## quartz
// ANITA3_simple_trigger
module ANITA3_simple_trigger( clk250_i,
										rst_i,
										L1_i,
										trig_o,
										scal_o,
										scal_L1_o,
										disable_i,
										refpulse_i,
										mon_scal_o,
										ant_mask_i,
										phi_mask_i,
										phi_o,
										count_o
										);
For scale: roughly 1900 flip-flops, about 250 I/O pins, about 0.054 mm² of cells after synthesis.
make LEC_CHECK=0 ABC_AREA=1 CAP_MARGIN=20 CORE_MARGIN=2 CORE_UTILIZATION=72 CTS_CLUSTER_SIZE=10 PLACE_DENSITY=0.36 SETUP_SLACK_MARGIN=0.28 SLEW_MARGIN=20 finish   # period 1.9 ns
run.sh (not shown) runs the stock make flow with config.mk's settings and CLKGATE_MAP_FILE=.
quartz | status: complete | timing, DRC, antenna: pass
## Diff of input files: yarrow against quartz
Settings: changing CTS_CLUSTER_SIZE from 10 to 31; removing ABC_AREA (formerly 1); removing PLACE_DENSITY (formerly 0.36); removing SETUP_SLACK_MARGIN (formerly 0.28); setting PLACE_DENSITY_LB_ADDON to 0.0 for the first time; changing the clock period (ns, I/O delays scaled along) from 1.9 to 1.57.
Findings:
- yarrow: no failed stages, no open violations at the end
- Sum of internal, switching and leakage power, quartz and yarrow: smaller value in quartz
- Placeable core region improves in yarrow relative to quartz.
- NOTE: via count of the first global-routing pass in yarrow falls short of that of quartz
- Looking at internal power contribution across both flows, yarrow is the weaker of the two, with quartz ahead.
- Relative to quartz, area reported by Yosys stat has decreased by about 3.5% in yarrow.
- Share of total power in the clock network is lower on quartz
- Die size came out lower on yarrow than on quartz.
- The final cell count in yarrow is 0.80 times that in quartz.
For juniper, these inputs were changed with respect to yarrow:
Settings: CTS_CLUSTER_SIZE changed from 31 to 14; CTS_CLUSTER_DIAMETER newly set to 345; ABC_AREA newly set to 1; TNS_END_PERCENT newly set to 70; PLACE_DENSITY_LB_ADDON removed (was 0.0); PLACE_DENSITY newly set to 0.37; the clock period (ns, I/O delays scaled along) changed from 1.57 to 1.69.
==> comparison <==
- Cell count of the worst reg-to-reg path: juniper vs yarrow up 1
- RF_TRIG[9].v_scaler.flag as the launching element of the worst setup path was reported by yarrow, and RF_TRIG[1].l1v_scaler.flag by juniper.
- Taking yarrow as the reference, in juniper via count up 16%; sequential cell area share up 0.93 points; height of the die up about 1.8%; number of nets at floorplan up 1559; die size up 3.6%.
- Of juniper and yarrow, yarrow shows the higher total wire length after detailed routing, with juniper below it.
- Diff yarrow -> juniper: design internal power went down; post-cts sizing count down about 44%; required arrival time at the worst endpoint picked up an extra 0.09 ns.

========
ANITA3_simple_trigger again, from the RTL that the note above started with.
clock: 4.0 ns
lec_check: 0
cap_margin: 20
core_margin: 2
core_utilization: 40
slew_margin: 20
Edit:
- CAP_MARGIN: 20 -> 40
- CORE_ASPECT_RATIO: default -> 0.72
- CORE_MARGIN: 2 -> 3
- CORE_UTILIZATION: 40 -> 70
- CTS_CLUSTER_DIAMETER: default -> 348
- GPL_ROUTABILITY_DRIVEN: default -> 0
- GPL_TIMING_DRIVEN: default -> 0
- MAX_ROUTING_LAYER: default -> met4
- MIN_ROUTING_LAYER: default -> met2
- TNS_END_PERCENT: default -> 60
The changed run completed with no timing, DRC or antenna violations.
Non-clock buffer count is higher by 273.
Global-route usage is higher by 29 points.
Clock power is lower by a little under a tenth.
Design area is lower slightly.
Cell count is lower by a little under a tenth.
Edit:
- CAP_MARGIN: 40 -> 20
- CORE_UTILIZATION: 70 -> 40
- GPL_TIMING_DRIVEN: 0 -> default
- MIN_ROUTING_LAYER: met2 -> default
- TNS_END_PERCENT: 60 -> 45
After rerunning: The new run went through all stages and came out clean; global-route usage goes down by 29 points; cell count rises by a little under a tenth; via count decreases by a quarter to a third; synthesized area does not change; combinational power falls by a quarter to a third; worst hold slack is about the same; count of clock-buffer cells in the layout rises by 14; sequential power hardly moves; power climbs by a few percent; worst setup slack improves by 41 ps; sequential share of layout area is about the same.
Edit:
- CORE_ASPECT_RATIO: 0.72 -> default
- CORE_MARGIN: 3 -> 2
- CTS_CLUSTER_DIAMETER: 348 -> default
- GPL_ROUTABILITY_DRIVEN: 0 -> default
- MAX_ROUTING_LAYER: met4 -> default
- SETUP_SLACK_MARGIN: default -> 0.52
- TNS_END_PERCENT: 45 -> default
- clock period: 4.0 -> 2.68 ns (I/O delays scaled with it)
Outcome: The new run finished clean. Wire length grows by 0.96%. First-iteration DRC count came out lower by 17%. Cell area is higher by 1.3%. Core utilization climbs by 0.61 points. Sequential power rose by about 50%. Clock-buffer cell count goes up by 17. Clock power rises by 65%. Die size is lower by 1.1%. Cell count came out higher by 1.3%.
Edit:
- SETUP_SLACK_MARGIN: 0.52 -> default
What happened:
- non-clock buffer count is unchanged
- sequential power stays flat
- worst setup slack degrades by 410 ps
Edit:
- ABC_AREA: default -> 1
- CORE_UTILIZATION: 40 -> 72
- CTS_CLUSTER_SIZE: default -> 10
- SETUP_SLACK_MARGIN: default -> 0.15
- clock period: 2.68 -> 1.9 ns (I/O delays scaled with it)
Register-to-register slack loses 370 ps.
Routed wire length rose by 3.8%.
Synthesized area rose by 3.6%.
Non-clock buffer count rose by 27.
Total power rose by 33%.
Die area fell by 42%.
Cell area fell by 1.3%.
Sequential cell count is unchanged.
Count of clock-buffer cells in the layout fell by 50.
Worst setup slack loses 45 ps.

========
ANITA3_simple_trigger again, from the RTL that the note above started with.
export LEC_CHECK = 0
export ABC_AREA = 1
export CAP_MARGIN = 20
export CORE_MARGIN = 2
export CORE_UTILIZATION = 72
export CTS_CLUSTER_DIAMETER = 345
export CTS_CLUSTER_SIZE = 14
export PLACE_DENSITY_LB_ADDON = 0.08
export SETUP_SLACK_MARGIN = 0.31
export SLEW_MARGIN = 20
create_clock -name core_clock -period 1.69 [get_ports {clk250_i}]
The first run went through all stages and came out clean.
Edit:
==> flow/config.mk (replaced) <==
export PLATFORM = sky130hd
export DESIGN_NAME = ANITA3_simple_trigger
export DESIGN_NICKNAME = ANITA3_simple_trigger
export VERILOG_FILES = /design/flow/design.v
export SDC_FILE = /design/flow/constraint.sdc
export NUM_CORES = 4
export LEC_CHECK = 0
export CAP_MARGIN = 20
export CORE_MARGIN = 2
export CORE_UTILIZATION = 72
export CTS_CLUSTER_SIZE = 31
export PLACE_DENSITY_LB_ADDON = 0.0
export SETUP_SLACK_MARGIN = 0.44
export SLEW_MARGIN = 20
==> flow/constraint.sdc (replaced) <==
create_clock -name core_clock -period 1.49 [get_ports {clk250_i}]
set_input_delay 0.2980 -clock core_clock [delete_from_list [all_inputs] [get_ports {clk250_i}]]
set_output_delay 0.2980 -clock core_clock [all_outputs]
set_load 0.01 [all_outputs]
Outcome: The new run finished with setup timing left. Sequential cell count does not change. Via count went down by 11%. Clock power rose by 42%. Setup slack loses 0.21 ns. Clock-buffer cell count came out higher by 92. Final area climbs by 4.5%. Utilization came out higher by 7.0 points. Global-route usage grows by 3.3 points. Die area shrinks by 3.5%. Sequential share of layout area came out lower by 2.5 points.
Power figures rest on the tool's default switching activity, not on a simulated workload.
